===== flow/config.mk =====
export PLATFORM = sky130hd
export DESIGN_NAME = Cordic
export DESIGN_NICKNAME = Cordic
export VERILOG_FILES = /design/flow/design.v
export SDC_FILE = /design/flow/constraint.sdc
export NUM_CORES = 4
export LEC_CHECK = 0
export CAP_MARGIN = 20
export CORE_MARGIN = 2
export CORE_UTILIZATION = 40
export SETUP_SLACK_MARGIN = -0.02
export SLEW_MARGIN = 20

===== flow/constraint.sdc =====
create_clock -name core_clock -period 3.11 [get_ports {clk}]
set_input_delay 0.6220 -clock core_clock [delete_from_list [all_inputs] [get_ports {clk}]]
set_output_delay 0.6220 -clock core_clock [all_outputs]
set_load 0.01 [all_outputs]

===== flow/design.v =====
`timescale 1ns / 1ps
module CordicMachine(
	input clk,
	input [12:0] x_0,
	input [12:0] y_0,
	input [12:0] z_0,
	input [31:0] stage,
	output reg [12:0] x_N,
	output reg [12:0] y_N,
	output reg [12:0] z_N
);
	reg [12:0] arctan [12:0];
	initial begin
	arctan[0] = 13'b0101101000000;
	arctan[1] = 13'b0011010100100;
	arctan[2] = 13'b0001110000010;
	arctan[3] = 13'b0000111001000;
	arctan[4] = 13'b0000011100100;
	arctan[5] = 13'b0000001110010;
	arctan[6] = 13'b0000000111001;
	arctan[7] = 13'b0000000011100;
	arctan[8] = 13'b0000000001110;
	arctan[9] = 13'b0000000000111;
	arctan[10] = 13'b0000000000011;
	arctan[11] = 13'b0000000000001;
	arctan[12] = 13'b0000000000000;
	end
	wire signed [12:0] x_s = x_0;
	wire signed [12:0] y_s = y_0;
	wire [12:0] x_sh = x_s >>> stage;
	wire [12:0] y_sh = y_s >>> stage;
	always @(posedge clk) begin
		if (stage != 10) begin
			x_N <= z_0[12] ? x_0 + y_sh : x_0 - y_sh;
			y_N <= z_0[12] ? y_0 - x_sh : y_0 + x_sh;
			z_N <= z_0[12] ? z_0 + arctan[stage] : z_0 - arctan[stage];
		end
	end
endmodule
`timescale 1ns / 1ps
module Cordic(
	input clk, 
	input [12:0] x_0,
	input [12:0] y_0,
	input [12:0] z_0,
	output [12:0] x_N,
	output [12:0] y_N,
	output [12:0] z_N
);
	wire [12:0] x0, y0, z0;
	wire [12:0] x1, y1, z1;
	wire [12:0] x2, y2, z2;
	wire [12:0] x3, y3, z3;
	wire [12:0] x4, y4, z4;
	wire [12:0] x5, y5, z5;
	wire [12:0] x6, y6, z6;
	wire [12:0] x7, y7, z7;
	wire [12:0] x8, y8, z8;
	wire [12:0] x9, y9, z9;
	CordicMachine C1 (.clk(clk), .x_0(x_0), .y_0(y_0), .z_0(z_0), .stage(0), .x_N(x0), .y_N(y0), .z_N(z0));
	CordicMachine C2 (.clk(clk), .x_0(x0), .y_0(y0), .z_0(z0), .stage(1), .x_N(x1), .y_N(y1), .z_N(z1));
	CordicMachine C3 (.clk(clk), .x_0(x1), .y_0(y1), .z_0(z1), .stage(2), .x_N(x2), .y_N(y2), .z_N(z2));
	CordicMachine C4 (.clk(clk), .x_0(x2), .y_0(y2), .z_0(z2), .stage(3), .x_N(x3), .y_N(y3), .z_N(z3));
	CordicMachine C5 (.clk(clk), .x_0(x3), .y_0(y3), .z_0(z3), .stage(4), .x_N(x4), .y_N(y4), .z_N(z4));
	CordicMachine C6 (.clk(clk), .x_0(x4), .y_0(y4), .z_0(z4), .stage(5), .x_N(x5), .y_N(y5), .z_N(z5));
	CordicMachine C7 (.clk(clk), .x_0(x5), .y_0(y5), .z_0(z5), .stage(6), .x_N(x6), .y_N(y6), .z_N(z6));
	CordicMachine C8 (.clk(clk), .x_0(x6), .y_0(y6), .z_0(z6), .stage(7), .x_N(x7), .y_N(y7), .z_N(z7));
	CordicMachine C9 (.clk(clk), .x_0(x7), .y_0(y7), .z_0(z7), .stage(8), .x_N(x8), .y_N(y8), .z_N(z8));
	CordicMachine C10 (.clk(clk), .x_0(x8), .y_0(y8), .z_0(z8), .stage(9), .x_N(x9), .y_N(y9), .z_N(z9));
	assign x_N = x9;
	assign y_N = y9;
	assign z_N = z9;
endmodule

===== flow/run.sh =====
#!/bin/bash
# the make line also repeats each setting of config.mk as NAME=value (left out here)
make -C /OpenROAD-flow-scripts/flow DESIGN_CONFIG=/design/flow/config.mk WORK_HOME=/design/flow/orfs CLKGATE_MAP_FILE= finish

==> results of run 1 <==
-- per-layer routing --
layer	share of wire [%]	track usage, %	vias to the layer above	wire length, um
met2	51	32.7	308	29100
met3	2.8	1.94	105	1590
met4	3.1	6.33	0	1740
met1	43	19.0	9549	24400
li1	-	-	10400	-
met5	0	0	-	0
-- timing repair --
action,in CTS,in global routing
endpoints found under the setup margin,0,18
buffers inserted,0,2
resized,0,14
endpoints found under the hold margin,0,0
-- cell type report --
class / instances / area (um^2)
Inverter: 220 / 830
Clock buffer: 60 / 1290
Multi-Input combinational cell: 2225 / 17100
Clock inverter: 22 / 418
Tap cell: 855 / 1070
Sequential cell: 389 / 7790
Fill cell: 6089 / 34300
Timing Repair Buffer: 155 / 1420
==> GITHUB_STEP_SUMMARY, run 1 <==
### Metrics collected by this job

| Metric | Value |
|---|---|
| R2r worst-path depth | 10 |
| Root Buffer | clkbuf_16 |
| Sink Count | 389 |
| Worst reg2reg endpoint | C5.y_N[9] |
| Post-synth ARST share | 0% |
| Final WL | approximately 57,000 um |
| Net count after synthesis | approximately 3,300 |
| Worst setup path class | flop to flop |
| Worst reg2reg startpoint | C4.x_N[4] |
| Cell taking the most area after synthesis | dfxtp_1 |
| Largest net degree at the start of global routing | 33 |
| Max cap viols | 0 |
| Max-area cell share | 30.1% |
| Global-route wire length before repair | about 96,000 um |
| Most used cell, CP | ha_1 |
| Max Fanout on Critical Path | 4 |
| Area fraction in xor and xnor cells | 13.4% |
| DIE AREA | 0.0667 mm^2 |
| Final Core Density | between 40% and 50% |
| Gpl congestion | 0.870 |
| Hold Path Sink | C4.z_N[1] |
| Cells in synth_stat.txt | 2,875 |
| CP cell instances | inv_1 -> ha_1 -> mux2i_1 -> ha_1 -> nor2b_1 -> o21a_1 -> o21ai_0 -> a21oi_1 -> o31a_1 -> o311ai_0 |
| Slowest CP cell | dfxtp_1 |
| Worst Path Arrival | 3.48 ns |
| Main logic family | adder cells |
| Hold_sp | C3.z_N[1] |
| Mux cell area share | 1.62% |
| Main flop type | dfxtp_1 |
| Iter 0 DRT Violations | between 900 and 1,000 |
| Clock Latency Late Sink | 0.59 ns |
| Synth Cell Area | 0.0259 mm^2 |
| Critical Path Stages | 10 |
| Pre-antenna DRT Iters | 5 |
| #FFs+latches synth | 389 |
| # nets final | 3,483 |
| Yosys top cell by instances | dfxtp_1 |
| Yosys warning total | 1 |
| Unique cell types | 79 |
| TritonCTS clock tree | done |
| Worst-path clk slew | around 0.070 ns |
| Final WS setup | 0.0901 ns |
| Post-Layout Cell Count | 3,926 |
| Post-route cell area | 0.0300 mm^2 |
| CTS Buf Count | 45 |
| Tool Warnings | a little under 60 |
| Max Slew Vio Count | 0 |
| Mapped Cells | 2,875 |
| Total gr overflow | 0 |
| Yosys adder share | approximately 20% |
| Count of final setup violators | 0 |
| Initial antenna violation count | 0 |
| Worst Setup End Kind | flop |
| Antenna-violating nets left | 0 |
| Post-synth top cells | dfxtp_1, ha_1, xnor2_1, a21oi_1, nor2_1 |
| WL/cell | ~14 um |
| Worst setup path end | C5.y_N[9] |
| Post-route setup TNS | 0 ns |
| Placed inst area | 0.0282 mm^2 |
| Placed Instances | 3,842 |
| Total GRT Usage | 17.0% |
| # rows | ~93 |
| Top Ports | between 70 and 80 |
| Vias | 20,400 |
| Clock tree buffer depth | 3 |
| Mapped Avg Cell Area | about 9.0 um^2 |
| Max incr delay on CP | around 0.4 ns |
| Hold Path Stages | 0 |
| DRC viols | 0 |
| Die Height | 258 um |
| Yosys stat area | 0.0259 mm^2 |
| Number of vias per cell | 5.19 |
| Slew @ Worst Pin | 0.542 ns |
| Post-cts hold buffer count | 0 |
| Number of enable flip-flop cells | 0 |
| Max_slew headroom | 62.9% |
| F_max | 331 MHz |
| CP startpoint | C4.x_N[4] |
| Min-delay worst type | flop to flop |
| Compound Share, Synth | 17.9% |
| H-tree depth | 2 |
| Seq/Total Area, Yosys | 30.1% |
| R2R Setup Slk | 0.09 ns |
| Hold Vio Cnt, Final | 0 |
| Status | finished clean |
| # diodes | 0 |
| Area growth, synth to finish | 15.8% |
| Layout Skew | 0.0262 ns |
| Fin crit period | 3.02 ns |
| CP top delay family | AND-OR/OR-AND gates |
| Cell area leaders | dfxtp_1, ha_1, xnor2_1 |
| Vias in the first global route | 20,700 |
| Fin Hold WS | approximately 0.32 ns |
| Startpoint types | flop |
| Die span in x | 258 um |
| Worst EP required | around 3.6 ns |
| Simple share | between 10% and 20% |
| Period utilisation layout | 97.1% |
| Placement Setup Slack | -0.183 ns |
| WP buf/inv | 1 |
| FP Util | 40.3% |
| Core area | 0.0642 mm^2 |
| Input/output buffers | 78 |
| Hpwl dp | between 40,000 and 50,000 um |
==> inputs of run 2 (changes only) <==
CORE_UTILIZATION = 72   (was 40)
CTS_CLUSTER_DIAMETER = 26   (was default)
CTS_CLUSTER_SIZE = 35   (was default)
PLACE_DENSITY_LB_ADDON = 0.24   (was default)
SETUP_SLACK_MARGIN = 0.68   (was -0.02)
TNS_END_PERCENT = 5   (was default)
clock period = 3.45 ns   (was 3.11 ns; I/O delays follow)
==> GITHUB_STEP_SUMMARY, run 2 <==
### Metrics collected by this job

| Metric | Value |
|---|---|
| Mapped Avg Cell Area | 9.00 um^2 (unchanged) |
| Largest net degree at the start of global routing | 33 (unchanged) |
| SO Faults | negative setup slack |
| Input/output buffers | 78 (unchanged) |
| # nets final | 3,547 (+1.8%) |
| RSZ-0062 raised after global routing | true |
| CP top delay family | XOR/XNOR gates |
| Final WL | 103,000 um (+82%) |
| Critical Path Stages | 12 (+2) |
| Max Fanout on Critical Path | 5 (+1) |
| #FFs+latches synth | 389 (unchanged) |
| Yosys adder share | 20.6% (unchanged) |
| Vias in the first global route | 25,400 (+23%) |
| Hpwl dp | 45,700 um (+0.38%) |
| Slowest CP cell | xnor2_1 |
| Placement Setup Slack | 0.178 ns (+0.362 ns) |
| Worst Setup End Kind | flop |
| WP buf/inv | 1 (unchanged) |
| CP startpoint | C6.x_N[6] |
| Hold Path Stages | 0 (unchanged) |
| Final WS setup | -0.233 ns (-0.323 ns) |
| Sink Count | 389 (unchanged) |
| DRC viols | 0 (unchanged) |
| Max_slew headroom | 17.4% (-46 points) |
| Synth Cell Area | 0.0259 mm^2 (unchanged) |
| Slew @ Worst Pin | 1.23 ns (+0.688 ns) |
| Placed Instances | 3,396 (-12%) |
| Worst setup path class | flop to flop |
| WL/cell | 28.3 um (+96%) |
| R2R Setup Slk | -0.23 ns (-0.32 ns) |
| Core area | 0.0355 mm^2 (-45%) |
| Antenna-violating nets left | 0 (unchanged) |
| Compound Share, Synth | 17.9% (unchanged) |
| Total gr overflow | 0 (unchanged) |
| Top Ports | 79 (unchanged) |
| Mux cell area share | 1.62% (unchanged) |
| Main logic family | adder cells |
| R2r worst-path depth | 12 (+2) |
| DIE AREA | 0.0375 mm^2 (-44%) |
| Worst setup path end | C7.y_N[12] |
| Unique cell types | 79 (unchanged) |
| Die span in x | 194 um (-25%) |
| Hold Path Sink | C4.z_N[0] |
| Number of enable flip-flop cells | 0 (unchanged) |
| Period utilisation layout | 107% (+9.7 points) |
| Fin crit period | 3.68 ns (+0.663 ns) |
| Worst-path clk slew | 0.06 ns (about the same) |
| Fill count | 1,260 (-79%) |
| Yosys top cell by instances | dfxtp_1 |
| Cells in synth_stat.txt | 2,875 (unchanged) |
| Max cap viols | 0 (unchanged) |
| Main flop type | dfxtp_1 |
| Post-synth ARST share | 0% (unchanged) |
| Simple share | 12.5% (unchanged) |
| Total GRT Usage | 42.8% (+26 points) |
| Startpoint types | flop |
| Area growth, synth to finish | 24.3% |
| Max-area cell share | 30.1% (unchanged) |
| Number of vias per cell | 7.31 (+41%) |
| F_max | 271 MHz (-18%) |
| # rows | 69 (-26%) |
| Cell taking the most area after synthesis | dfxtp_1 |
| Hold Vio Cnt, Final | 0 (unchanged) |
| Worst reg2reg startpoint | C6.x_N[6] |
| Pre-antenna DRT Iters | 12 (+7) |
| Die Height | 194 um (-25%) |
| Yosys stat area | 0.0259 mm^2 (unchanged) |
| FP Util | 72.9% (+33 points) |
| Hold_sp | C3.z_N[0] |
| Clock tree buffer depth | 3 (unchanged) |
| TritonCTS clock tree | done |
| Iter 0 DRT Violations | 3,957 (+330%) |
| Post-Layout Cell Count | 3,647 (-7.1%) |
| Gpl congestion | 0.938 (+7.8%) |
| Seq/Total Area, Yosys | 30.1% (unchanged) |
| CTS Buf Count | 88 (+96%) |
| Worst reg2reg endpoint | C7.y_N[12] |
| Clock Latency Late Sink | 0.70 ns (+0.11 ns) |
| Min-delay worst type | flop to flop |
| Vias | 26,700 (+31%) |
| Max Slew Vio Count | 0 (unchanged) |
| Worst Path Arrival | 4.24 ns (+0.76 ns) |
| Post-route setup TNS | -0.390 ns (-0.390 ns) |
| Cell area leaders | dfxtp_1, ha_1, xnor2_1 |
| Mapped Cells | 2,875 (unchanged) |
| Initial antenna violation count | 17 (+17) |
| CP cell instances | inv_1 -> ha_1 -> a21oi_1 -> xnor2_1 -> ha_1 -> nand2_1 -> o211ai_1 -> a31o_2 -> a21o_1 -> a21oi_2 -> a21oi_1 -> xnor2_1 |
| Yosys warning total | 1 (unchanged) |
| Area fraction in xor and xnor cells | 13.4% (unchanged) |
| Post-synth top cells | dfxtp_1, ha_1, xnor2_1, a21oi_1, nor2_1 |
| Max incr delay on CP | 0.91 ns (+0.50 ns) |
| Worst EP required | 4.00 ns (+0.43 ns) |
| Layout Skew | 0.0766 ns (+0.0504 ns) |
| Global-route wire length before repair | 131,000 um (+36%) |
| H-tree depth | 3 (+1) |
| Status | finished with violations |
| Net count after synthesis | 3,322 (unchanged) |
| Fin Hold WS | 0.327 ns (+0.00479 ns) |
| Tool Warnings | 62 (+6.9%) |
| Root Buffer | clkbuf_16 |
| Count of final setup violators | 2 (+2) |
run 2: layer usage:
metal / vias to the layer above / wire length, um / track usage, %
met3: 1273 / 13000 / 11.2
met2: 2579 / 45300 / 75.4
li1: 10600 / - / -
met1: 12100 / 31900 / 44.2
met4: 24 / 12600 / 30.0
met5: - / 316 / 0
run 2: cell type report:
type | count | area [um^2] | area share (%)
multi-input combinational | 2225 | 18100 | 56.1
inverter | 220 | 853 | 2.65
timing repair buffer | 176 | 1570 | 4.88
sequential | 389 | 7900 | 24.6
antenna | 11 | 27.5 | 0.0856
clock inverter | 63 | 833 | 2.59
tap | 461 | 577 | 1.79
clock buffer | 102 | 2350 | 7.29
run 2: metrics by stage:
step / util [%] / area (um^2)
final: 90.7 / 32200
after floorplan: - / 25900
after CTS: 87.2 / 31000
after detailed placement: 76.8 / 27200
after global placement: 76.8 / 27200
after global routing: 90.6 / 32200
run 2: repair_timing:
action,in CTS,in global routing
resized,99,204
buffers inserted,25,50
pin swaps,29,72
hold buffers,0,0
setup endpoints to repair,83,111
==> inputs of run 3 (changes only) <==
ABC_AREA = 1   (was default)
CORE_MARGIN = 7   (was 2)
CORE_UTILIZATION = 36   (was 72)
CTS_CLUSTER_DIAMETER = default   (was 26)
CTS_CLUSTER_SIZE = 40   (was 35)
GPL_ROUTABILITY_DRIVEN = 0   (was default)
GPL_TIMING_DRIVEN = 0   (was default)
HOLD_SLACK_MARGIN = 0.3   (was default)
MAX_ROUTING_LAYER = met5   (was default)
PLACE_DENSITY = 0.36   (was default)
PLACE_DENSITY_LB_ADDON = default   (was 0.24)
SETUP_SLACK_MARGIN = 0.16   (was 0.68)
TNS_END_PERCENT = default   (was 5)
clock period = 2.43 ns   (was 3.45 ns; I/O delays follow)
==> GITHUB_STEP_SUMMARY, run 3 <==
### Metrics collected by this job

| Metric | Value |
|---|---|
| CTS Buf Count | 49 (-44%) |
| Max Fanout on Critical Path | 3 (-2) |
| Worst reg2reg startpoint | C2.x_N[7] |
| Largest net degree at the start of global routing | 20 (-39%) |
| # diodes | 0 (-11) |
| Clock tree buffer depth | 3 (unchanged) |
| Cell area leaders | dfxtp_1, ha_1, nand2_1 |
| Slowest CP cell | dfxtp_2 |
| Hold Path Stages | 0 (unchanged) |
| Worst-path clk slew | 0.06 ns (about the same) |
| Hold Path Sink | C4.z_N[2] |
| #FFs+latches synth | 389 (unchanged) |
| Yosys adder share | 18.5% (-2.1 points) |
| # rows | 103 (+49%) |
| DIE AREA | 0.0881 mm^2 (+140%) |
| Mapped Cells | 4,007 (+39%) |
| Max_slew headroom | 57.1% (+40 points) |
| Mapped Avg Cell Area | 7.19 um^2 (-20%) |
| Total gr overflow | 0 (unchanged) |
| Status | finished clean |
| Tool Warnings | 62 (unchanged) |
| Placement Setup Slack | -0.597 ns (-0.775 ns) |
| R2r worst-path depth | 13 (+1) |
| Mux cell area share | 0.0695% (-1.6 points) |
| Multi-input logic area | 0.0218 mm^2 (+21%) |
| Worst Setup End Kind | flop |
| Max incr delay on CP | 0.36 ns (-0.55 ns) |
| # nets final | 4,707 (+33%) |
| Period utilisation layout | 93.4% (-13 points) |
| Antenna-violating nets left | 0 (unchanged) |
| Worst EP required | 2.90 ns (-1.10 ns) |
| Yosys top cell by instances | nand2_1 |
| Compound Share, Synth | 11.7% (-6.3 points) |
| Pre-antenna DRT Iters | 5 (-7) |
| Min-delay worst type | flop to flop |
| Grt peak-use layer | met2 |
| Slew @ Worst Pin | 0.643 ns (-0.587 ns) |
| Cell taking the most area after synthesis | dfxtp_1 |
| Post-route cell area | 0.0372 mm^2 (+16%) |
| Seq/Total Area, Yosys | 27.0% (-3.1 points) |
| Count of final setup violators | 0 (-2) |
| Fin Hold WS | 0.320 ns (-0.00761 ns) |
| Layout Skew | 0.0144 ns (-0.0622 ns) |
| Yosys stat area | 0.0288 mm^2 (+11%) |
| F_max | 441 MHz (+62%) |
| GR met3 Demand/Resource | 2.52% (-8.7 points) |
| Sink Count | 389 (unchanged) |
| Cells in synth_stat.txt | 4,007 (+39%) |
| Final Core Density | 47.1% (-44 points) |
| WL/cell | 15.4 um (-46%) |
| CP cell instances | nor2_4 -> nand2_1 -> nor2_2 -> nand2_1 -> nand2_2 -> xor2_4 -> ha_4 -> inv_1 -> o21ai_2 -> a21oi_2 -> nand3_4 -> nand3_1 -> nand2_1 |
| Number of vias per cell | 4.83 (-34%) |
| Die span in x | 297 um (+53%) |
| Total GRT Usage | 17.6% (-25 points) |
| RSZ-0062 raised after global routing | true |
| Hpwl dp | 65,600 um (+44%) |
| Core area | 0.0791 mm^2 (+120%) |
| Area growth, synth to finish | 29.3% |
| Clock Latency Late Sink | 0.59 ns (-0.11 ns) |
| Fill count | 8,122 (+540%) |
| DRC viols | 0 (unchanged) |
| Post-synth top cells | nand2_1, inv_1, dfxtp_1, ha_1, nand3_1 |
| Worst setup path class | flop to flop |
| TritonCTS clock tree | done |
| Vias in the first global route | 25,600 (+0.90%) |
| Routing usage on met1 | 22.6% (-22 points) |
| Root Buffer | clkbuf_16 |
| Worst setup path end | C3.y_N[12] |
| Placed inst area | 0.0309 mm^2 (+13%) |
| WP buf/inv | 1 (unchanged) |
| Startpoint types | flop |
| CP startpoint | C2.x_N[7] |
| Critical Path Stages | 13 (+1) |
| Yosys warning total | 1 (unchanged) |
| Die Height | 297 um (+53%) |
| Area fraction in xor and xnor cells | 10.8% (-2.6 points) |
| Max Slew Vio Count | 0 (unchanged) |
| CP top delay family | simple AND/OR/NAND/NOR gates |
| Top Ports | 79 (unchanged) |
| Sequential cell area | 0.00797 mm^2 (+0.87%) |
| Final WS setup | 0.161 ns (+0.394 ns) |
| Number of enable flip-flop cells | 0 (unchanged) |
| Global-route wire length before repair | 131,000 um (+0.18%) |
| H-tree depth | 2 (-1) |
| Max cap viols | 0 (unchanged) |
| Input/output buffers | 78 (unchanged) |
| Worst reg2reg endpoint | C3.y_N[12] |
| Hold_sp | C3.z_N[2] |
| Post-synth ARST share | 0% (unchanged) |
| Worst Path Arrival | 2.74 ns (-1.50 ns) |
| Most used cell, CP | nand2_1 |
| GR Layer Usage met2 | 31.4% (-44 points) |
| Max-area cell share | 27.0% (-3.1 points) |
| R2R Setup Slk | 0.16 ns (+0.39 ns) |
| Net count after synthesis | 4,454 (+34%) |
| Iter 0 DRT Violations | 930 (-76%) |
| Main flop type | dfxtp_1 |
| Initial antenna violation count | 4 (-13) |
| Hold Vio Cnt, Final | 0 (unchanged) |
| Final WL | 82,100 um (-20%) |
| Unique cell types | 43 (-46%) |
| Synth Cell Area | 0.0288 mm^2 (+11%) |
| FP Util | 36.4% (-37 points) |
| Fin crit period | 2.27 ns (-1.41 ns) |
| Main logic family | simple AND/OR/NAND/NOR gates |
| Vias | 25,800 (-3.1%) |
| Simple share | 24.0% (+12 points) |
run 3: layout make-up:
class / count / share of cell area [%]
multi-input cells: 3036 / 58.7
clock inverters: 25 / 1.18
inverters: 549 / 5.76
clock buffers: 63 / 3.63
well taps: 1050 / 3.53
flip-flops and latches: 389 / 21.4
repair buffers: 202 / 4.76
plain buffers: 33 / 1.06
run 3: per-stage QoR:
stage / setup TNS [ns] / cells
after floorplan: 0 / 4007
after global placement: -36.86 / 5135
after detailed placement: -34.12 / 5135
after CTS: 0 / 5260
after global routing: 0 / 5347
final: 0 / 5347
run 3: layer usage:
| metal | up-vias | wire, um |
|---|---|---|
| li1 | 13600 | - |
| met1 | 11800 | 37700 |
| met2 | 310 | 39800 |
| met3 | 86 | 3090 |
| met4 | 0 | 1490 |
| met5 | - | 0 |
run 3: what timing repair did:
| item | CTS | global route |
|---|---|---|
| hold buffers | 5 | 0 |
| setup buffers | 32 | 85 |
| endpoints found under the hold margin | 5 | 0 |
| gates cloned | 0 | 2 |
| pin swaps | 50 | 217 |
| gates resized | 325 | 665 |
| setup endpoints to repair | 220 | 154 |
==> inputs of run 4 (changes only) <==
CELL_PAD_IN_SITES_DETAIL_PLACEMENT = 0   (was default)
CORE_ASPECT_RATIO = 1.61   (was default)
CORE_MARGIN = 2   (was 7)
CORE_UTILIZATION = 61   (was 36)
CTS_CLUSTER_SIZE = default   (was 40)
GPL_ROUTABILITY_DRIVEN = default   (was 0)
GPL_TIMING_DRIVEN = default   (was 0)
HOLD_SLACK_MARGIN = default   (was 0.3)
MAX_ROUTING_LAYER = default   (was met5)
MIN_ROUTING_LAYER = met1   (was default)
PLACE_DENSITY = default   (was 0.36)
PLACE_DENSITY_LB_ADDON = 0.01   (was default)
SETUP_SLACK_MARGIN = default   (was 0.16)
clock period = 2.64 ns   (was 2.43 ns; I/O delays follow)
==> GITHUB_STEP_SUMMARY, run 4 <==
### Metrics collected by this job

| Metric | Value |
|---|---|
| Status | finished clean |
| Hold Path Sink | C4.z_N[1] |
| Cell taking the most area after synthesis | dfxtp_1 |
| R2r worst-path depth | 11 (-2) |
| Worst-path clk slew | 0.06 ns (about the same) |
| Pre-antenna DRT Iters | 6 (+1) |
| Layout Skew | 0.0299 ns (+0.0154 ns) |
| Worst EP required | 3.08 ns (+0.18 ns) |
| Final WL | 75,700 um (-7.9%) |
| Mapped Avg Cell Area | 7.19 um^2 (unchanged) |
| DIE AREA | 0.0490 mm^2 (-44%) |
| Worst setup path class | flop to flop |
| Number of vias per cell | 5.45 (+13%) |
| Main flop type | dfxtp_1 |
| F_max | 393 MHz (-11%) |
| Core area | 0.0469 mm^2 (-41%) |
| Worst Setup End Kind | flop |
| # nets final | 4,618 (-1.9%) |
| Largest net degree at the start of global routing | 26 (+30%) |
| Area growth, synth to finish | 11.9% |
| Yosys adder share | 18.5% (unchanged) |
| # diodes | 0 (unchanged) |
| Max cap viols | 0 (unchanged) |
| Clock tree buffer depth | 3 (unchanged) |
| Yosys warning total | 1 (unchanged) |
| Mapped Cells | 4,007 (unchanged) |
| Die Height | 280 um (-5.8%) |
| Gpl congestion | 0.972 |
| WP buf/inv | 1 (unchanged) |
| WL/cell | 15.7 um (+2.2%) |
| DRC viols | 0 (unchanged) |
| Min-delay worst type | flop to flop |
| Simple share | 24.0% (unchanged) |
| Area fraction in xor and xnor cells | 10.8% (unchanged) |
| Input/output buffers | 78 (unchanged) |
| Seq/Total Area, Yosys | 27.0% (unchanged) |
| Sink Count | 389 (unchanged) |
| Initial antenna violation count | 0 (-4) |
| Most used cell, CP | nand2_1 |
| Final WS setup | 0.0982 ns (-0.0628 ns) |
| Total gr overflow | 0 (unchanged) |
| Hold Path Stages | 0 (unchanged) |
| Slew @ Worst Pin | 0.693 ns (+0.0502 ns) |
| Final Core Density | 68.8% (+22 points) |
| Max-area cell share | 27.0% (unchanged) |
| Max_slew headroom | 53.3% (-3.8 points) |
| Mux cell area share | 0.0695% (unchanged) |
| Number of enable flip-flop cells | 0 (unchanged) |
| Count of final setup violators | 0 (unchanged) |
| Placement Setup Slack | 0.0433 ns (+0.640 ns) |
| Global-route wire length before repair | 123,000 um (-5.8%) |
| Max Fanout on Critical Path | 6 (+3) |
| Met3 WL | 1990 um (-36%) |
| Post-cts hold buffer count | 0 (-5) |
| Period utilisation layout | 96.3% (+2.9 points) |
| Met2 Routed Length | 43,100 um (+8.2%) |
| CP startpoint | C7.y_N[7] |
| Iter 0 DRT Violations | 1,034 (+11%) |
| Worst setup path end | C8.x_N[9] |
| Tool Warnings | 58 (-6.5%) |
| Max incr delay on CP | 0.50 ns (+0.14 ns) |
| TritonCTS clock tree | done |
| Top sig layer | met4 |
| Root Buffer | clkbuf_16 |
| Critical Path Stages | 11 (-2) |
| CTS Buf Count | 41 (-16%) |
| FP Util | 61.4% (+25 points) |
| Die span in x | 175 um (-41%) |
| Yosys stat area | 0.0288 mm^2 (unchanged) |
| Max Slew Vio Count | 0 (unchanged) |
| Antenna-violating nets left | 0 (unchanged) |
| Worst reg2reg endpoint | C8.x_N[9] |
| Yosys top cell by instances | nand2_1 |
| Hold Vio Cnt, Final | 0 (unchanged) |
| Post-route setup TNS | 0 ns (unchanged) |
| Worst reg2reg startpoint | C7.y_N[7] |
| Fill count | 4,282 (-47%) |
| Cell area leaders | dfxtp_1, ha_1, nand2_1 |
| Unique cell types | 43 (unchanged) |
| #FFs+latches synth | 389 (unchanged) |
| Hpwl dp | 63,000 um (-4.0%) |
| Fin crit period | 2.54 ns (+0.273 ns) |
| Post-synth top cells | nand2_1, inv_1, dfxtp_1, ha_1, nand3_1 |
| Cells in synth_stat.txt | 4,007 (unchanged) |
| Vias | 26,300 (+1.8%) |
| CP top delay family | AND-OR/OR-AND gates |
| # rows | 101 (-1.9%) |
| Worst Path Arrival | 2.98 ns (+0.24 ns) |
| Total GRT Usage | 31.0% (+13 points) |
| R2R Setup Slk | 0.1 ns (-0.06 ns) |
| Post-synth ARST share | 0% (unchanged) |
| Startpoint types | flop |
| Top Ports | 79 (unchanged) |
| CP cell instances | inv_1 -> ha_1 -> nand2_1 -> nand2_1 -> o22ai_1 -> ha_1 -> a21oi_1 -> o21ai_0 -> nand2_1 -> nand3_1 -> xor2_1 |
| H-tree depth | 2 (unchanged) |
| Compound Share, Synth | 11.7% (unchanged) |
| Main logic family | simple AND/OR/NAND/NOR gates |
| Hold_sp | C3.z_N[1] |
| Net count after synthesis | 4,454 (unchanged) |
| WL met1 | 24,200 um (-36%) |
| Vias in the first global route | 26,900 (+4.9%) |
| Slowest CP cell | dfxtp_1 |
| Clock Latency Late Sink | 0.56 ns (-0.03 ns) |
| Synth Cell Area | 0.0288 mm^2 (unchanged) |
-- run 4: layer usage --
metal  global-route usage [%]  vias to the layer above
met2                     65.2                      582
li1                         -                    13400
met5                        0                        -
met3                     2.92                      320
met4                     23.9                        0
met1                     25.3                    12000
-- run 4: timing repair --
item                                    CTS  global route
endpoints found under the setup margin    0            31
gates resized                             0            35
buffers inserted                          0             2
-- run 4: final cells by class --
cell class / instances / area, um^2 / share of cell area [%]
Sequential cell: 389 / 7790 / 24.2
Tap cell: 618 / 773 / 2.40
Timing Repair Buffer: 154 / 1360 / 4.23
Multi-Input combinational cell: 3036 / 18800 / 58.4
Inverter: 549 / 2070 / 6.42
Clock inverter: 22 / 259 / 0.803
Clock buffer: 53 / 1160 / 3.61
-- run 4: through the flow --
stage / hold WS, ns / instances / instance area [um^2]
floorplan: 0.310 / 4007 / 28800
global placement: 0.310 / 4744 / 30700
detailed placement: 0.312 / 4744 / 30700
CTS: 0.309 / 4819 / 32100
global route: 0.317 / 4821 / 32200
finish: 0.309 / 4821 / 32200
==> inputs of run 5 (changes only) <==
ABC_AREA = default   (was 1)
CELL_PAD_IN_SITES_DETAIL_PLACEMENT = default   (was 0)
CORE_ASPECT_RATIO = default   (was 1.61)
CORE_UTILIZATION = 70   (was 61)
CTS_CLUSTER_DIAMETER = 28   (was default)
MIN_ROUTING_LAYER = default   (was met1)
PLACE_DENSITY_LB_ADDON = default   (was 0.01)
SETUP_SLACK_MARGIN = 0.63   (was default)
clock period = 2.17 ns   (was 2.64 ns; I/O delays follow)
==> GITHUB_STEP_SUMMARY, run 5 <==
### Metrics collected by this job

| Metric | Value |
|---|---|
| Compound Share, Synth | 17.9% (+6.3 points) |
| Gpl congestion | 0.986 (+1.5%) |
| Simple share | 12.5% (-12 points) |
| Area fraction in xor and xnor cells | 13.4% (+2.6 points) |
| FP Util | 70.8% (+9.4 points) |
| Core area | 0.0365 mm^2 (-22%) |
| Number of enable flip-flop cells | 0 (unchanged) |
| Yosys warning total | 1 (unchanged) |
| Mapped Avg Cell Area | 9.00 um^2 (+25%) |
| Cell taking the most area after synthesis | dfxtp_1 |
| Fail Step | 4_1_cts |
| Yosys adder share | 20.6% (+2.1 points) |
| Placement Setup Slack | -1.05 ns (-1.09 ns) |
| Die span in x | 196 um (+12%) |
| Synth Cell Area | 0.0259 mm^2 (-10%) |
| Seq/Total Area, Yosys | 30.1% (+3.1 points) |
| Mapped Cells | 2,875 (-28%) |
| Placed Instances | 4,121 (-13%) |
| DIE AREA | 0.0385 mm^2 (-21%) |
| Net count after synthesis | 3,322 (-25%) |
| Yosys stat area | 0.0259 mm^2 (-10%) |
| Hpwl dp | 70,000 um (+11%) |
| #FFs+latches synth | 389 (unchanged) |
| Yosys top cell by instances | dfxtp_1 |
| Mux cell area share | 1.62% (+1.6 points) |
| Die Height | 196 um (-30%) |
| # rows | 70 (-31%) |
| Status | aborted with a tool error |
| Main flop type | dfxtp_1 |
| Post-synth ARST share | 0% (unchanged) |
| Top Ports | 79 (unchanged) |
| Cells in synth_stat.txt | 2,875 (-28%) |
| Post-synth top cells | dfxtp_1, ha_1, xnor2_1, a21oi_1, nor2_1 |
| Placed inst area | 0.0341 mm^2 (+11%) |
| Main logic family | adder cells |
| Max-area cell share | 30.1% (+3.1 points) |
| Input/output buffers | 78 (unchanged) |
| Tool error | [ERROR DPL-0038] Utilization greater than 100%, impossible to legalize |
| Cell area leaders | dfxtp_1, ha_1, xnor2_1 |
| Unique cell types | 79 (+84%) |
==> inputs of run 6 (changes only) <==
CORE_UTILIZATION = 64   (was 70)
CTS_CLUSTER_DIAMETER = default   (was 28)
SETUP_SLACK_MARGIN = default   (was 0.63)
clock period = 3.26 ns   (was 2.17 ns; I/O delays follow)
==> GITHUB_STEP_SUMMARY, run 6 <==
### Metrics collected by this job

| Metric | Value |
|---|---|
| Hold Vio Cnt, Final | 0 |
| Post-synth ARST share | 0% (unchanged) |
| Clock Latency Late Sink | 0.59 ns |
| Startpoint types | flop |
| F_max | 327 MHz |
| Max cap viols | 0 |
| Mux cell area share | 1.62% (unchanged) |
| Largest net degree at the start of global routing | 33 |
| Worst setup path end | C8.x_N[12] |
| Worst reg2reg startpoint | C7.y_N[7] |
| Unique cell types | 79 (unchanged) |
| Vias in the first global route | 20,100 |
| # rows | 73 (+4.3%) |
| Simple share | 12.5% (unchanged) |
| Final WL | 56,600 um |
| Worst EP required | approximately 3.8 ns |
| R2R Setup Slk | around 0.21 ns |
| Main flop type | dfxtp_1 |
| WP buf/inv | 1 |
| Max incr delay on CP | 0.44 ns |
| Post-synth top cells | dfxtp_1, ha_1, xnor2_1, a21oi_1, nor2_1 |
| Area fraction in xor and xnor cells | 13.4% (unchanged) |
| Clock tree buffer depth | 3 |
| Mapped Avg Cell Area | 9.00 um^2 (unchanged) |
| Worst reg2reg endpoint | C8.x_N[12] |
| Post-route cell area | roughly 0.029 mm^2 |
| Sink Count | 389 |
| Worst Path Arrival | 3.55 ns |
| Die span in x | 205 um (+4.5%) |
| Antenna-violating nets left | 0 |
| Slew @ Worst Pin | 0.655 ns |
| H-tree depth | 2 |
| Max_slew headroom | a little under three fifths |
| # diodes | 0 |
| Seq/Total Area, Yosys | 30.1% (unchanged) |
| Yosys top cell by instances | dfxtp_1 |
| Number of vias per cell | 5.76 |
| CP top delay family | AND-OR/OR-AND gates |
| Worst Setup End Kind | flop |
| Max Fanout on Critical Path | 4 |
| Fill count | a little over 3,000 |
| Pre-antenna DRT Iters | 6 |
| Worst setup path class | flop to flop |
| Net count after synthesis | 3,322 (unchanged) |
| Fin crit period | 3.05 ns |
| DRC viols | 0 |
| Max Slew Vio Count | 0 |
| Hpwl dp | 45,300 um (-35%) |
| FP Util | 65.0% (-5.9 points) |
| Die Height | 205 um (+4.5%) |
| Cell taking the most area after synthesis | dfxtp_1 |
| CTS Buf Count | 42 |
| Global-route wire length before repair | 93,200 um |
| Min-delay worst type | flop to flop |
| Count of final setup violators | 0 |
| Cells in synth_stat.txt | 2,875 (unchanged) |
| Tool Warnings | 60 |
| Critical Path Stages | 11 |
| Input/output buffers | 78 (unchanged) |
| Slowest CP cell | fa_1 |
| Status | finished clean |
| Main logic family | adder cells |
| Iter 0 DRT Violations | 1,076 |
| Layout Skew | between 0.02 and 0.03 ns |
| Number of enable flip-flop cells | 0 (unchanged) |
| DIE AREA | 0.0421 mm^2 (+9.2%) |
| Vias | about 20,000 |
| Core area | 0.0398 mm^2 (+9.0%) |
| Hold Path Sink | C2.z_N[1] |
| Final WS setup | 0.206 ns |
| Root Buffer | clkbuf_16 |
| CP startpoint | C7.y_N[7] |
| Area growth, synth to finish | 11.8% |
| TritonCTS clock tree | done |
| Yosys stat area | 0.0259 mm^2 (unchanged) |
| Hold_sp | C1.z_N[1] |
| Most used cell, CP | a21oi_1 |
| Placement Setup Slack | -0.0376 ns (+1.01 ns) |
| Worst-path clk slew | 0.06 ns |
| Post-Layout Cell Count | 3,557 |
| Mapped Cells | 2,875 (unchanged) |
| Initial antenna violation count | 2 |
| # nets final | between 3,000 and 4,000 |
| CP cell instances | inv_1 -> ha_1 -> mux2_2 -> fa_1 -> a21o_1 -> a21oi_1 -> o21a_1 -> nor4_1 -> or3_1 -> a21oi_1 -> xnor2_1 |
| Placed inst area | 0.0275 mm^2 (-19%) |
| Post-cts hold buffer count | 0 |
| Period utilisation layout | 93.7% |
| Final Core Density | 72.7% |
| Yosys warning total | 1 (unchanged) |
| WL/cell | ~16 um |
| R2r worst-path depth | 11 |
| Total gr overflow | 0 |
| Gpl congestion | 0.915 (-7.2%) |
| Placed Instances | 3,479 (-16%) |
| Compound Share, Synth | 17.9% (unchanged) |
| RSZ-0062 raised after global routing | false |
| Total GRT Usage | between 20% and 30% |
| Max-area cell share | 30.1% (unchanged) |
| Yosys adder share | 20.6% (unchanged) |
| #FFs+latches synth | 389 (unchanged) |
| Cell area leaders | dfxtp_1, ha_1, xnor2_1 |
| Top Ports | 79 (unchanged) |
| Hold Path Stages | 0 |
| Synth Cell Area | 0.0259 mm^2 (unchanged) |
run 6: final cells by class:
class / instances / area [um^2] / area share, %
Clock inverter: 25 / 317 / 1.09
Multi-Input combinational cell: 2225 / 17100 / 59.0
Sequential cell: 389 / 7790 / 26.9
Tap cell: 525 / 657 / 2.27
Inverter: 220 / 826 / 2.85
Timing Repair Buffer: 121 / 1120 / 3.86
Clock buffer: 52 / 1150 / 3.97
run 6: metal layers:
metal  vias to the layer above  GRT usage (%)  wire length [um]
met1                      9577           31.1             24100
met2                       413           50.7             28800
met3                       130           3.32              2070
met4                         4           9.25              1550
li1                      10400              -                 -
met5                         -              0                27
run 6: repair_timing:
| item | 4_1_cts | 5_1_grt |
|---|---|---|
| setup buffers | 0 | 1 |
| gates resized | 0 | 1 |
| endpoints found under the setup margin | 0 | 2 |
run 6: through the flow:
step	hold WS (ns)	setup TNS, ns
2_1_floorplan	0.310	0
4_1_cts	0.328	0
3_3_place_gp	0.311	-0.0144
6_report	0.326	0
3_5_place_dp	0.314	-0.0467
5_1_grt	0.331	0
==> inputs of run 7 (changes only) <==
CORE_UTILIZATION = 66   (was 64)
SETUP_SLACK_MARGIN = 0.63   (was default)
clock period = 2.28 ns   (was 3.26 ns; I/O delays follow)
==> GITHUB_STEP_SUMMARY, run 7 <==
### Metrics collected by this job

| Metric | Value |
|---|---|
| Status | aborted with a tool error |
| Fail Step | 5_1_grt |
| Tool error | [ERROR GRT-0116] Global routing finished with congestion. Check the congestion regions in the DRC Viewer. |
| Mux cell area share | 1.62% (unchanged) |
| Number of enable flip-flop cells | 0 (unchanged) |
| Main flop type | dfxtp_1 |
| Mapped Avg Cell Area | 9.00 um^2 (unchanged) |
| Root Buffer | clkbuf_16 |
| Net count after synthesis | 3,322 (unchanged) |
| Cells in synth_stat.txt | 2,875 (unchanged) |
| Post-synth top cells | dfxtp_1, ha_1, xnor2_1, a21oi_1, nor2_1 |
| Yosys stat area | 0.0259 mm^2 (unchanged) |
| Total GRT Usage | between 70 and 80% |
| Yosys warning total | 1 (unchanged) |
| H-tree depth | 2 (unchanged) |
| Total gr overflow | 95 |
| Main logic family | adder cells |
| #FFs+latches synth | 389 (unchanged) |
| Mapped Cells | 2,875 (unchanged) |
| CTS Buf Count | 43 (+2.4%) |
| Seq/Total Area, Yosys | 30.1% (unchanged) |
| Sink Count | 389 (unchanged) |
| Unique cell types | 79 (unchanged) |
| Synth Cell Area | 0.0259 mm^2 (unchanged) |
| Cell taking the most area after synthesis | dfxtp_1 |
| Die Height | 202 um (-1.5%) |
| Core area | 0.0386 mm^2 (-3.0%) |
| Post-synth ARST share | 0% (unchanged) |
| FP Util | 67.0% (+2.0 points) |
| Clock tree buffer depth | 3 (unchanged) |
| Input/output buffers | 78 (unchanged) |
| DIE AREA | 0.0408 mm^2 (-3.0%) |
| Top Ports | 79 (unchanged) |
| Compound Share, Synth | 17.9% (unchanged) |
| Placed Instances | 4,079 (+17%) |
| Area fraction in xor and xnor cells | 13.4% (unchanged) |
| Hpwl dp | 55,100 um (+22%) |
| Die span in x | 202 um (-1.5%) |
| Post-cts hold buffer count | 0 (unchanged) |
| # rows | 72 (-1.4%) |
| Cell area leaders | dfxtp_1, ha_1, xnor2_1 |
| Yosys adder share | 20.6% (unchanged) |
| Simple share | 12.5% (unchanged) |
| Gpl congestion | 0.927 (+1.2%) |
| Max-area cell share | 30.1% (unchanged) |
| Yosys top cell by instances | dfxtp_1 |
[run 7: metal layers]
metal  GRT overflow  global-route usage, %
met4             34                   86.1
met5              1                   29.6
met1              0                   71.7
met3              4                   57.6
met2             56                   96.8
[run 7: metrics by stage]
stage               hold slack, ns  worst slack (ns)  area [um^2]  utilization, %
detailed placement           0.312            -0.710        33200            85.9
CTS                          0.289            -0.458        37500            97.1
floorplan                    0.310            -0.342        27200               -
global placement             0.311            -0.670        33200            85.9
[run 7: what timing repair did]
item | CTS
buffers inserted | 102
gates resized | 403
endpoints found under the setup margin | 323
cloned | 1
pin swaps | 258
==> inputs of run 8 (changes only) <==
CORE_UTILIZATION = 72   (was 66)
CTS_CLUSTER_DIAMETER = 26   (was default)
CTS_CLUSTER_SIZE = 27   (was default)
PLACE_DENSITY_LB_ADDON = 0.24   (was default)
SETUP_SLACK_MARGIN = 0.68   (was 0.63)
clock period = 3.37 ns   (was 2.28 ns; I/O delays follow)
==> GITHUB_STEP_SUMMARY, run 8 <==
### Metrics collected by this job

| Metric | Value |
|---|---|
| Cells in synth_stat.txt | 2,875 (unchanged) |
| Clock tree buffer depth | 3 (unchanged) |
| Placed inst area | 0.0273 mm^2 (-18%) |
| Main flop type | dfxtp_1 |
| Area fraction in xor and xnor cells | 13.4% (unchanged) |
| Mux cell area share | 1.62% (unchanged) |
| Compound Share, Synth | 17.9% (unchanged) |
| Simple share | 12.5% (unchanged) |
| Yosys adder share | 20.6% (unchanged) |
| Post-synth top cells | dfxtp_1, ha_1, xnor2_1, a21oi_1, nor2_1 |
| Number of enable flip-flop cells | 0 (unchanged) |
| Root Buffer | clkbuf_16 |
| #FFs+latches synth | 389 (unchanged) |
| Main logic family | adder cells |
| Yosys top cell by instances | dfxtp_1 |
| Die Height | 194 um (-4.2%) |
| FP Util | 72.9% (+6.0 points) |
| Post-cts hold buffer count | 0 (unchanged) |
| CTS Buf Count | 88 (+100%) |
| Unique cell types | 79 (unchanged) |
| Seq/Total Area, Yosys | 30.1% (unchanged) |
| Yosys stat area | 0.0259 mm^2 (unchanged) |
| DIE AREA | 0.0375 mm^2 (-8.2%) |
| Synth Cell Area | 0.0259 mm^2 (unchanged) |
| Top Ports | 79 (unchanged) |
| Hpwl dp | 46,200 um (-16%) |
| Yosys warning total | 1 (unchanged) |
| Placement Setup Slack | 0.0682 ns (+0.779 ns) |
| Core area | 0.0355 mm^2 (-8.2%) |
| # rows | 69 (-4.2%) |
| Cell taking the most area after synthesis | dfxtp_1 |
| Mapped Avg Cell Area | 9.00 um^2 (unchanged) |
| Tool error | [ERROR DPL-0038] Utilization greater than 100%, impossible to legalize |
| Die span in x | 194 um (-4.2%) |
| Post-synth ARST share | 0% (unchanged) |
| Max-area cell share | 30.1% (unchanged) |
| Gpl congestion | 0.927 (about the same) |
| Cell area leaders | dfxtp_1, ha_1, xnor2_1 |
| Status | aborted with a tool error |
| Input/output buffers | 78 (unchanged) |
| Fail Step | 5_1_grt |
| Net count after synthesis | 3,322 (unchanged) |
| H-tree depth | 3 (+1) |
| Mapped Cells | 2,875 (unchanged) |
| Sink Count | 389 (unchanged) |
[run 8: metrics by stage]
step | hold slack [ns] | cells
floorplan | 0.310 | 2875
global placement | 0.310 | 3401
detailed placement | 0.312 | 3401
CTS | 0.323 | 3665
[run 8: repair_timing]
action	CTS
pin swaps	111
gates resized	305
endpoints found under the setup margin	109
setup buffers	98
==> inputs of run 9 (changes only) <==
ABC_AREA = 1   (was default)
CELL_PAD_IN_SITES_DETAIL_PLACEMENT = 0   (was default)
CORE_ASPECT_RATIO = 1.16   (was default)
CTS_CLUSTER_DIAMETER = default   (was 26)
CTS_CLUSTER_SIZE = default   (was 27)
MIN_ROUTING_LAYER = met1   (was default)
PLACE_DENSITY_LB_ADDON = 0.01   (was 0.24)
SETUP_SLACK_MARGIN = default   (was 0.68)
clock period = 2.32 ns   (was 3.37 ns; I/O delays follow)
==> GITHUB_STEP_SUMMARY, run 9 <==
### Metrics collected by this job

| Metric | Value |
|---|---|
| Status | finished with violations |
| SO Faults | negative setup slack |
| Worst Path Arrival | 2.98 ns |
| Post-synth top cells | nand2_1, inv_1, dfxtp_1, ha_1, nand3_1 |
| Sequential cell area | 0.00786 mm^2 |
| Fill count | approximately 2,000 |
| Startpoint types | flop |
| Simple share | 24.0% (+12 points) |
| Max Slew Vio Count | 0 |
| RSZ-0062 raised after global routing | true |
| Yosys top cell by instances | nand2_1 |
| WL met1 | approximately 30,000 um |
| Seq/Total Area, Yosys | 27.0% (-3.1 points) |
| Unique cell types | 43 (-46%) |
| Initial antenna violation count | 1 |
| TritonCTS clock tree | done |
| Worst-path clk slew | 0.07 ns |
| Max Fanout on Critical Path | 12 |
| Iter 0 DRT Violations | 2,762 |
| Met2 Routed Length | 44,200 um |
| Worst EP required | 2.77 ns |
| Slew @ Worst Pin | 0.586 ns |
| Min-delay worst type | flop to flop |
| Main flop type | dfxtp_1 |
| Hpwl dp | 57,300 um (+24%) |
| Mapped Avg Cell Area | 7.19 um^2 (-20%) |
| Mux cell area share | 0.0695% (-1.6 points) |
| Worst setup path class | flop to flop |
| Worst Setup End Kind | flop |
| CP startpoint | C8.z_N[12] |
| Hold Path Sink | C8.z_N[0] |
| Yosys stat area | 0.0288 mm^2 (+11%) |
| Final Core Density | between 80 and 90% |
| Max-area cell share | 27.0% (-3.1 points) |
| Post-cts hold buffer count | 0 (unchanged) |
| Yosys warning total | 1 (unchanged) |
| F_max | 396 MHz |
| Period utilisation layout | 109% |
| Pre-antenna DRT Iters | 9 |
| Area fraction in xor and xnor cells | 10.8% (-2.6 points) |
| Max_slew headroom | between 60 and 70% |
| Compound Share, Synth | 11.7% (-6.3 points) |
| CP cell instances | inv_1 -> buf_4 -> nand2_1 -> xor2_1 -> ha_1 -> a21oi_1 -> nand2_1 -> nand3_1 -> nand4_1 -> xor2_1 |
| Fin crit period | 2.53 ns |
| CP top delay family | simple AND/OR/NAND/NOR gates |
| Worst reg2reg startpoint | C8.z_N[12] |
| Total GRT Usage | 36.0% |
| Clock tree buffer depth | 3 (unchanged) |
| DRC viols | 0 |
| Post-synth ARST share | 0% (unchanged) |
| Mapped Cells | 4,007 (+39%) |
| R2r worst-path depth | 10 |
| Placed inst area | 0.0317 mm^2 (+16%) |
| Critical Path Stages | 10 |
| Area growth, synth to finish | 21.8% |
| Layout Skew | 0.0308 ns |
| Total gr overflow | 0 |
| Sink Count | 389 (unchanged) |
| #FFs+latches synth | 389 (unchanged) |
| Worst reg2reg endpoint | C9.x_N[12] |
| Die span in x | 190 um (-2.0%) |
| Number of vias per cell | 6.03 |
| CTS Buf Count | 42 (-52%) |
| Cell taking the most area after synthesis | dfxtp_1 |
| R2R Setup Slk | -0.21 ns |
| Post-route cell area | approximately 0.035 mm^2 |
| Antenna-violating nets left | 0 |
| Hold Vio Cnt, Final | 0 |
| # rows | 78 (+13%) |
| Synth Cell Area | 0.0288 mm^2 (+11%) |
| Number of enable flip-flop cells | 0 (unchanged) |
| Core area | 0.0393 mm^2 (+11%) |
| Root Buffer | clkbuf_16 |
| Die Height | 219 um (+13%) |
| # nets final | 4,778 |
| DIE AREA | 0.0416 mm^2 (+11%) |
| Vias | 29,500 |
| Slowest CP cell | a21oi_1 |
| Gpl congestion | 0.970 (+4.6%) |
| Worst setup path end | C9.x_N[12] |
| WL/cell | 17.9 um |
| Met3 WL | roughly 5700 um |
| Max cap viols | 0 |
| Top sig layer | met4 |
| Max incr delay on CP | a little over 0.4 ns |
| WP buf/inv | 2 |
| Cells in synth_stat.txt | 4,007 (+39%) |
| Fin Hold WS | 0.328 ns |
| Global-route wire length before repair | 124,000 um |
| Multi-input logic area | 0.0204 mm^2 |
| Final WL | 87,400 um |
| Main logic family | simple AND/OR/NAND/NOR gates |
| H-tree depth | 2 (-1) |
| Top Ports | 79 (unchanged) |
| # diodes | 0 |
| Tool Warnings | ~60 |
| FP Util | 73.2% (+0.29 points) |
| Clock Latency Late Sink | 0.58 ns |
| Post-route setup TNS | -1.32 ns |
| Count of final setup violators | 23 |
| Vias in the first global route | roughly 28,000 |
| Cell area leaders | dfxtp_1, ha_1, nand2_1 |
| Input/output buffers | 78 (unchanged) |
| Hold_sp | C7.z_N[0] |
| Largest net degree at the start of global routing | 26 |
| Final WS setup | -0.208 ns |
| Net count after synthesis | 4,454 (+34%) |
| Yosys adder share | 18.5% (-2.1 points) |
| Hold Path Stages | 0 |
==> run 9: what timing repair did <==
action,in CTS,in global routing
setup endpoints to repair,38,127
setup buffers,3,18
endpoints found under the hold margin,0,0
gates resized,50,432
pin swaps,5,98
==> run 9: stage by stage <==
step | setup WS, ns | cells
6_report | -0.208 | 4885
5_1_grt | -0.776 | 4885
4_1_cts | -0.0322 | 4867
3_5_place_dp | -0.226 | 4786
3_3_place_gp | -0.177 | 4786
2_1_floorplan | 0.119 | 4007
==> run 9: per-layer routing <==
metal	vias to the layer above	GRT usage (%)
li1	13800	-
met1	13500	36.2
met2	1602	70.7
met3	601	4.09
met4	0	21.8
met5	-	0
==> run 9: layout make-up <==
| cell class | count | area share [%] |
|---|---|---|
| Clock buffer | 59 | 3.46 |
| Clock inverter | 19 | 0.802 |
| Inverter | 549 | 5.93 |
| Multi-Input combinational cell | 3036 | 58.0 |
| Sequential cell | 389 | 22.4 |
| Tap cell | 520 | 1.85 |
| Timing Repair Buffer | 313 | 7.50 |
==> inputs of run 10 (changes only) <==
ABC_AREA = default   (was 1)
CELL_PAD_IN_SITES_DETAIL_PLACEMENT = default   (was 0)
CORE_ASPECT_RATIO = default   (was 1.16)
CTS_CLUSTER_DIAMETER = 26   (was default)
HOLD_SLACK_MARGIN = -0.08   (was default)
MIN_ROUTING_LAYER = default   (was met1)
PLACE_DENSITY_LB_ADDON = default   (was 0.01)
SETUP_SLACK_MARGIN = 0.47   (was default)
clock period = 3.2 ns   (was 2.32 ns; I/O delays follow)
==> GITHUB_STEP_SUMMARY, run 10 <==
### Metrics collected by this job

| Metric | Value |
|---|---|
| Area fraction in xor and xnor cells | 13.4% (+2.6 points) |
| Yosys top cell by instances | dfxtp_1 |
| Simple share | 12.5% (-12 points) |
| Mux cell area share | 1.62% (+1.6 points) |
| Die span in x | 194 um (+2.1%) |
| # rows | 69 (-12%) |
| Tool error | [ERROR GRT-0232] Routing congestion too high. Check the congestion heatmap in the GUI. |
| Cell area leaders | dfxtp_1, ha_1, xnor2_1 |
| Mapped Avg Cell Area | 9.00 um^2 (+25%) |
| CTS Buf Count | 85 (+100%) |
| Post-synth top cells | dfxtp_1, ha_1, xnor2_1, a21oi_1, nor2_1 |
| Sink Count | 389 (unchanged) |
| Core area | 0.0355 mm^2 (-9.8%) |
| Placement Setup Slack | -0.112 ns (+0.114 ns) |
| Unique cell types | 79 (+84%) |
| Main logic family | adder cells |
| Net count after synthesis | 3,322 (-25%) |
| Input/output buffers | 78 (unchanged) |
| Yosys stat area | 0.0259 mm^2 (-10%) |
| Seq/Total Area, Yosys | 30.1% (+3.1 points) |
| Cells in synth_stat.txt | 2,875 (-28%) |
| Gpl congestion | 0.913 (-5.9%) |
| Total GRT Usage | 81.6% |
| Max-area cell share | 30.1% (+3.1 points) |
| H-tree depth | 3 (+1) |
| Clock tree buffer depth | 3 (unchanged) |
| Status | aborted with a tool error |
| Cell taking the most area after synthesis | dfxtp_1 |
| Yosys adder share | 20.6% (+2.1 points) |
| Root Buffer | clkbuf_16 |
| FP Util | 72.9% (-0.29 points) |
| #FFs+latches synth | 389 (unchanged) |
| Number of enable flip-flop cells | 0 (unchanged) |
| Placed inst area | 0.0274 mm^2 (-13%) |
| Hpwl dp | 45,800 um (-20%) |
| Die Height | 194 um (-12%) |
| Main flop type | dfxtp_1 |
| Compound Share, Synth | 17.9% (+6.3 points) |
| Mapped Cells | 2,875 (-28%) |
| DIE AREA | 0.0375 mm^2 (-10%) |
| Post-synth ARST share | 0% (unchanged) |
| Synth Cell Area | 0.0259 mm^2 (-10%) |
| Yosys warning total | 1 (unchanged) |
| Total gr overflow | 266 |
| Top Ports | 79 (unchanged) |
| Fail Step | 5_1_grt |
run 10: per-layer routing:
layer | global-route usage, % | GRT overflow
met1 | 77.8 | 1
met2 | 97.0 | 140
met3 | 69.8 | 6
met4 | 87.4 | 119
met5 | 36.5 | 0
run 10: what timing repair did:
item / 4_1_cts
buffers inserted: 42
resized: 174
setup endpoints to repair: 90
hold buffers: 0
pin swaps: 62
run 10: through the flow:
| step | hold WS, ns | std cells | utilization (%) |
|---|---|---|---|
| after floorplan | 0.310 | 2875 | - |
| after global placement | 0.311 | 3420 | 77.3 |
| after detailed placement | 0.312 | 3420 | 77.3 |
| after CTS | 0.324 | 3621 | 88.6 |
==> inputs of run 11 (changes only) <==
ABC_AREA = 0   (was default)
CELL_PAD_IN_SITES_DETAIL_PLACEMENT = 2   (was default)
CORE_ASPECT_RATIO = 0.93   (was default)
CORE_UTILIZATION = 25   (was 72)
CTS_CLUSTER_DIAMETER = default   (was 26)
HOLD_SLACK_MARGIN = default   (was -0.08)
MIN_ROUTING_LAYER = met2   (was default)
PLACE_DENSITY_LB_ADDON = 0.01   (was default)
SETUP_SLACK_MARGIN = default   (was 0.47)
clock period = 2.64 ns   (was 3.2 ns; I/O delays follow)
==> GITHUB_STEP_SUMMARY, run 11 <==
### Metrics collected by this job

| Metric | Value |
|---|---|
| Status | finished with violations |
| SO Faults | negative setup slack |
| # rows | 113 (+64%) |
| Worst Setup End Kind | flop |
| Met2 Routed Length | 53,700 um |
| Tool Warnings | 61 |
| CTS Buf Count | 50 (-41%) |
| F_max | 362 MHz |
| Worst reg2reg endpoint | C5.x_N[12] |
| Final WS setup | -0.124 ns |
| Max Slew Vio Count | 0 |
| Worst-path clk slew | 0.06 ns |
| Startpoint types | flop |
| Antenna-violating nets left | 0 |
| Mux cell area share | 1.62% (unchanged) |
| RSZ-0062 raised after global routing | true |
| DIE AREA | 0.106 mm^2 (+180%) |
| Max cap viols | 0 |
| #FFs+latches synth | 389 (unchanged) |
| Cells in synth_stat.txt | 2,875 (unchanged) |
| H-tree depth | 2 (-1) |
| TritonCTS clock tree | done |
| Gpl congestion | 0.857 (-6.1%) |
| # diodes | 0 |
| Simple share | 12.5% (unchanged) |
| CP cell instances | buf_4 -> buf_4 -> a31oi_2 -> xor2_1 -> ha_1 -> nor3_1 -> o21a_1 -> nor4_1 -> or3_4 -> a21oi_4 -> xnor2_2 |
| Worst reg2reg startpoint | C4.z_N[12] |
| Yosys stat area | 0.0259 mm^2 (unchanged) |
| Compound Share, Synth | 17.9% (unchanged) |
| Sink Count | 389 (unchanged) |
| Total gr overflow | 0 |
| Vias | approximately 32,000 |
| Worst setup path end | C5.x_N[12] |
| Worst setup path class | flop to flop |
| Hpwl dp | 71,800 um (+57%) |
| Mapped Avg Cell Area | 9.00 um^2 (unchanged) |
| CP top delay family | simple AND/OR/NAND/NOR gates |
| Pre-antenna DRT Iters | 7 |
| Max Fanout on Critical Path | 15 |
| Critical Path Stages | 11 |
| R2r worst-path depth | 11 |
| Count of final setup violators | 12 |
| Input/output buffers | 78 (unchanged) |
| Main flop type | dfxtp_1 |
| Unique cell types | 79 (unchanged) |
| Mapped Cells | 2,875 (unchanged) |
| Seq/Total Area, Yosys | 30.1% (unchanged) |
| Hold Path Stages | 1 |
| Max-area cell share | 30.1% (unchanged) |
| Max incr delay on CP | about 0.40 ns |
| Total GRT Usage | between 20% and 30% |
| Yosys adder share | 20.6% (unchanged) |
| Initial antenna violation count | 0 |
| Placed inst area | 0.0325 mm^2 (+19%) |
| Iter 0 DRT Violations | 2,393 |
| R2R Setup Slk | -0.12 ns |
| Top Ports | 79 (unchanged) |
| Clock Latency Late Sink | 0.67 ns |
| Cell area leaders | dfxtp_1, ha_1, xnor2_1 |
| Yosys warning total | 1 (unchanged) |
| Synth Cell Area | 0.0259 mm^2 (unchanged) |
| Largest net degree at the start of global routing | 36 |
| Period utilisation layout | 105% |
| Core area | 0.102 mm^2 (+190%) |
| Post-synth ARST share | 0% (unchanged) |
| CP startpoint | C4.z_N[12] |
| Met3 WL | 35,600 um |
| Post-synth top cells | dfxtp_1, ha_1, xnor2_1, a21oi_1, nor2_1 |
| Number of vias per cell | roughly 6.4 |
| Clock tree buffer depth | 3 (unchanged) |
| Min-delay worst type | input pin to flop |
| Fin crit period | 2.76 ns |
| Max_slew headroom | 61.8% |
| Area fraction in xor and xnor cells | 13.4% (unchanged) |
| Main logic family | adder cells |
| Vias in the first global route | approximately 40,000 |
| Top sig layer | met5 |
| Yosys top cell by instances | dfxtp_1 |
| Global-route wire length before repair | 143,000 um |
| Layout Skew | roughly 0.053 ns |
| Hold_sp | z_0[1] |
| Final WL | 92,300 um |
| WL/cell | about 18 um |
| Worst Path Arrival | 3.28 ns |
| Die span in x | 338 um (+74%) |
| Slew @ Worst Pin | 0.572 ns |
| Hold Vio Cnt, Final | 0 |
| Post-route cell area | 0.0385 mm^2 |
| Fill count | roughly 11,000 |
| Root Buffer | clkbuf_16 |
| Worst EP required | 3.16 ns |
| Die Height | 314 um (+62%) |
| DRC viols | 0 |
| Post-route setup TNS | -0.872 ns |
| Cell taking the most area after synthesis | dfxtp_1 |
| Hold Path Sink | C1.z_N[1] |
| WP buf/inv | 2 |
| Slowest CP cell | dfxtp_4 |
| Area growth, synth to finish | 48.9% |
| Net count after synthesis | 3,322 (unchanged) |
| FP Util | 25.3% (-48 points) |
| Fin Hold WS | 0.312 ns |
| Most used cell, CP | buf_4 |
| # nets final | 4,071 |
| Number of enable flip-flop cells | 0 (unchanged) |
| WL met1 | 0 um |
==> run 11: routing by layer <==
metal  vias up  global-route usage [%]
li1      11500                       -
met4         6                    3.45
met5         -                    2.13
met1     11600                       -
met2      8729                    32.2
met3       287                    33.2
==> run 11: final cells by class <==
class	instances	area (um^2)	area share, %
clock inverters	33	526	1.36
well taps	1380	1730	4.48
flip-flops and latches	389	7900	20.5
multi-input cells	2225	20200	52.5
inverters	220	862	2.24
repair buffers	738	5980	15.5
clock buffers	58	1330	3.45
==> run 11: what timing repair did <==
action	4_1_cts	5_1_grt
endpoints found under the setup margin	87	112
buffers inserted	58	53
hold buffers	0	0
gates resized	324	412
pin swaps	179	242
hold endpoints to repair	0	0
==> run 11: metrics by stage <==
stage / utilization [%] / setup slack (ns) / instances
after floorplan: - / -0.0747 / 2875
after CTS: 35.3 / -0.195 / 5000
final: 37.6 / -0.124 / 5043
after global placement: 31.7 / -0.579 / 4851
after detailed placement: 31.7 / -0.569 / 4851
after global routing: 37.6 / -0.265 / 5043
